// ws2812_top
module ws2812_top(input clk, input reset, input spi_valid, input spi_data, output led);
Size: about 1600 flip-flops, ~5 I/O pins, about 71000 um2 of cells after synthesis.
make LEC_CHECK=0 CAP_MARGIN=30 CELL_PAD_IN_SITES_DETAIL_PLACEMENT=0 CELL_PAD_IN_SITES_GLOBAL_PLACEMENT=3 CORE_ASPECT_RATIO=0.94 CORE_MARGIN=8 CORE_UTILIZATION=54 GPL_ROUTABILITY_DRIVEN=1 HOLD_SLACK_MARGIN=0.06 MAX_ROUTING_LAYER=met5 MIN_ROUTING_LAYER=met2 PLACE_DENSITY_LB_ADDON=0.2 SETUP_SLACK_MARGIN=3.36 SLEW_MARGIN=10 finish   # period 23.0 ns
run.sh (not shown) runs the stock make flow with config.mk's settings and CLKGATE_MAP_FILE=.
The starting point completed without violations.
Edit:
CAP_MARGIN = 20   (was 30)
CELL_PAD_IN_SITES_DETAIL_PLACEMENT = unset   (was 0)
CELL_PAD_IN_SITES_GLOBAL_PLACEMENT = unset   (was 3)
CORE_ASPECT_RATIO = unset   (was 0.94)
CORE_MARGIN = 2   (was 8)
CORE_UTILIZATION = 21   (was 54)
GPL_ROUTABILITY_DRIVEN = unset   (was 1)
HOLD_SLACK_MARGIN = unset   (was 0.06)
MAX_ROUTING_LAYER = unset   (was met5)
MIN_ROUTING_LAYER = unset   (was met2)
PLACE_DENSITY = 0.6   (was unset)
PLACE_DENSITY_LB_ADDON = unset   (was 0.2)
SETUP_SLACK_MARGIN = unset   (was 3.36)
SLEW_MARGIN = 20   (was 10)
clock period = 57.0 ns   (was 23.0 ns; I/O delays follow)
Outcome: Hold slack hardly moves; global-route usage falls by 29 points; setup slack improves by 27 ns; sequential cell count is unchanged; core utilization falls by 36 points; wire length falls by about 7%; cell area rises by 3.7%; synthesized area is unchanged.
Edit:
CORE_UTILIZATION = 70   (was 21)
CTS_CLUSTER_SIZE = 61   (was unset)
PLACE_DENSITY = unset   (was 0.6)
PLACE_DENSITY_LB_ADDON = 0.0   (was unset)
SETUP_SLACK_MARGIN = 2.21   (was unset)
clock period = 7.51 ns   (was 57.0 ns; I/O delays follow)
Result: Utilization increases by 52 points; setup slack gets worse by 40 ns; synthesized area does not change; global-route usage climbs by 25 points; wire length is lower by about 1.4%; synthesized cell count stays the same; clock power is higher to 7.3 times its value; count of clock-buffer cells in the layout drops by 15; design area decreases by about 5%.
Edit:
CORE_UTILIZATION = 72   (was 70)
CTS_CLUSTER_SIZE = 72   (was 61)
GPL_ROUTABILITY_DRIVEN = 1   (was unset)
SETUP_SLACK_MARGIN = 2.15   (was 2.21)
=> Die area drops by 2.7%. Cell area stays flat. Critical path depth does not change.
Edit:
CTS_CLUSTER_SIZE = unset   (was 72)
GPL_ROUTABILITY_DRIVEN = unset   (was 1)
PLACE_DENSITY = 0.6   (was unset)
PLACE_DENSITY_LB_ADDON = unset   (was 0.0)
SETUP_SLACK_MARGIN = 2.24   (was 2.15)
Outcome: Clock-buffer cell count shrinks by 10; final area hardly moves; wire length shrinks by 0.31%; synthesized area does not change; worst setup slack improved by 0.095 ns; sequential share of layout area hardly moves; first-iteration DRC count grows by 5.3%; non-clock buffer count does not change; via count shrinks by 0.40%; power shrinks by 1.1%.
Edit:
CORE_ASPECT_RATIO = 0.71   (was unset)
CTS_CLUSTER_SIZE = 72   (was unset)
GPL_ROUTABILITY_DRIVEN = 1   (was unset)
PLACE_DENSITY = unset   (was 0.6)
PLACE_DENSITY_LB_ADDON = 0.0   (was unset)
SETUP_SLACK_MARGIN = -0.38   (was 2.24)
Effect: Final area shrinks by 0.60%; worst setup slack degrades by 0.57 ns; combinational power climbs by about 5%; synthesized cell count stays the same; cell count hardly moves; wire length came out higher by 1.1%; worst hold slack degrades by 0.0067 ns; total power came out lower by about 2.8%; clock power went down by about 6.6%; fmax shrinks by about 10%.


## the reference run
Starting RTL as in the previous note.
Settings: LEC_CHECK=0, CAP_MARGIN=40, CELL_PAD_IN_SITES_DETAIL_PLACEMENT=1, CORE_MARGIN=2, CORE_UTILIZATION=40, CTS_CLUSTER_SIZE=94, GPL_ROUTABILITY_DRIVEN=0, MAX_ROUTING_LAYER=met4, PLACE_DENSITY_LB_ADDON=0.15, SLEW_MARGIN=0; clock period 48.9 ns.
The reference run | stages: all done | timing, DRC, antenna: all pass
## Diff of input files: the trial run against the reference run
Settings: changing CAP_MARGIN from 40 to 20; changing CORE_UTILIZATION from 40 to 68; setting ABC_AREA to 1 for the first time; removing CELL_PAD_IN_SITES_DETAIL_PLACEMENT (formerly 1); removing MAX_ROUTING_LAYER (formerly met4); setting PLACE_DENSITY to 0.6 for the first time; removing GPL_ROUTABILITY_DRIVEN (formerly 0); setting HOLD_SLACK_MARGIN to 0.3 for the first time; changing SLEW_MARGIN from 0 to 20; removing PLACE_DENSITY_LB_ADDON (formerly 0.15); removing CTS_CLUSTER_SIZE (formerly 94); changing the clock period (ns, I/O delays scaled along) from 48.9 to 13.1.
Findings:
- Between the reference run and the trial run, the flow reports clock buffer instance count of the final layout decreasing by a little under 10%.
- Comparing the trial run and the reference run, non-clock buffering overhead in the final layout is lower on the trial run.
- Final HPWL from detailed placement (the trial run vs. the reference run) decreases by a little under 10%
- Taking the reference run as the reference point, the fill cell total of the finished layout of the trial run falls by about 55%.
- Clock power of the trial run exceeds that of the reference run by more than 100%.
- Delta (the trial run minus the reference run): fraction of the yosys area taken by sequential cells went down 3.4 points, number of cells produced by synthesis up 2751.


job 4246:
Starting RTL as in the previous note.
clock: 7.51 ns
lec_check: 0
cap_margin: 40
core_aspect_ratio: 1.33
core_margin: 2
core_utilization: 72
cts_cluster_size: 72
gpl_routability_driven: 1
place_density_lb_addon: 0.0
setup_slack_margin: 2.15
slew_margin: 20
--- input diff job 4246..job 5895 ---
diff --git a/flow/config.mk b/flow/config.mk
--- a/flow/config.mk
+++ b/flow/config.mk
@@ -7,4 +7,4 @@
 export LEC_CHECK = 0
-export CAP_MARGIN = 40
-export CORE_ASPECT_RATIO = 1.33
+export CAP_MARGIN = 15
+export CORE_ASPECT_RATIO = 0.72
 export CORE_MARGIN = 2
==> results <==
- Higher width of the die goes to job 5895 over job 4246.
- Looking at amount of wire on met2 after detailed routing across job 5895 and job 4246, the one that comes out lower is job 5895.
- After synthesis and placement, the instance count of job 5895 is below that of job 4246.
- Job 5895 vs job 4246 — layout clock buffer count rose 8.
- Job 5895 and job 4246 ended up with roughly the same core footprint.
For job 7742, these inputs were changed with respect to job 5895:
diff --git a/flow/config.mk b/flow/config.mk
--- a/flow/config.mk
+++ b/flow/config.mk
@@ -11,6 +11,6 @@
 export CORE_UTILIZATION = 72
-export CTS_CLUSTER_SIZE = 72
-export GPL_ROUTABILITY_DRIVEN = 1
+export CTS_CLUSTER_SIZE = 70
+export HOLD_SLACK_MARGIN = 0.13
 export PLACE_DENSITY_LB_ADDON = 0.0
-export SETUP_SLACK_MARGIN = 2.15
+export SETUP_SLACK_MARGIN = 2.21
 export SLEW_MARGIN = 20
==> comparison <==
Any difference in design area between job 7742 and job 5895 is small enough to ignore.
Diff job 5895 -> job 7742: total met3 wirelength after detailed routing went up about 0.9%, least setup slack across all paths after layout went up 0.30 ns, utilization held, peak supply drop went up about 0.7%, global-route usage held.
Compared job 5895 against job 7742; portion of total power attributed to combinational logic within noise.
Reported for job 5895 and job 7742, total die size turned out identical to the last digit.
Compared with job 5895, in job 7742 area fraction of clock buffers and clock inverters has remained practically unchanged, layout overhead on the synthesized area has remained practically unchanged.
The following lists how job 1437 was set up differently from job 7742:
diff --git a/flow/config.mk b/flow/config.mk
--- a/flow/config.mk
+++ b/flow/config.mk
@@ -7,8 +7,6 @@
 export LEC_CHECK = 0
-export CAP_MARGIN = 15
-export CORE_ASPECT_RATIO = 0.72
+export CAP_MARGIN = 20
 export CORE_MARGIN = 2
-export CORE_UTILIZATION = 72
-export CTS_CLUSTER_SIZE = 70
-export HOLD_SLACK_MARGIN = 0.13
+export CORE_UTILIZATION = 70
+export CTS_CLUSTER_SIZE = 26
 export PLACE_DENSITY_LB_ADDON = 0.0
Compared with job 7742, job 1437 shows a higher initial antenna violation count. Total power: job 1437 above job 7742. Job 1437 has clock power above what job 7742 had. Job 1437 vs job 7742: iteration tally of the first detailed-router pass up. Looking only at worst setup slack, and setting everything else aside, the lower value of job 7742 and job 1437 goes to job 1437. [compare] base=job 7742 new=job 1437: sequential share of cell area decreased by 0.44 points relative to the old numbers; number of buffers inserted during clock tree synthesis climbed 12; first-pass GRT wire length closely matched the old numbers; utilization decreased by 1.5 points relative to the old numbers.
For job 2539, these inputs were changed with respect to job 1437:
diff --git a/flow/config.mk b/flow/config.mk
--- a/flow/config.mk
+++ b/flow/config.mk
@@ -7,6 +7,7 @@
 export LEC_CHECK = 0
-export CAP_MARGIN = 20
+export CAP_MARGIN = 15
+export CORE_ASPECT_RATIO = 0.72
 export CORE_MARGIN = 2
-export CORE_UTILIZATION = 70
-export CTS_CLUSTER_SIZE = 26
+export CORE_UTILIZATION = 72
+export CTS_CLUSTER_SIZE = 70
 export PLACE_DENSITY_LB_ADDON = 0.0
@@ -14 +15,2 @@
 export SLEW_MARGIN = 20
+export TNS_END_PERCENT = 5
--- outcome ---
- Between job 2539 and job 1437, the difference in share of synthesized cell area in full adder, half adder and majority cells is negligible.
- Job 2539 gives less global-route track usage on met2 than job 1437 did.
- On number of buffer and inverter stages on the critical path, job 1437 tracks job 2539 almost exactly.
- Non-clock buffer count delta for job 2539 relative to job 1437: 9.4% lower
- Global-route usage: job 2539 > job 1437
- In the metrics for job 2539 and job 1437, the one carrying the higher share of the final layout cell area in multi-input gates is job 2539.
- NOTE total CTS buffers job 1437->job 2539 decreased by a little under 10%
- Delta (job 2539 minus job 1437): fraction of the cycle the final worst path needs dropped 0.19 points; total number of vias shows no meaningful change.
- Re switching share of power: job 2539 is 0.27 points down on job 1437.
Power and IR drop assume default switching activity.
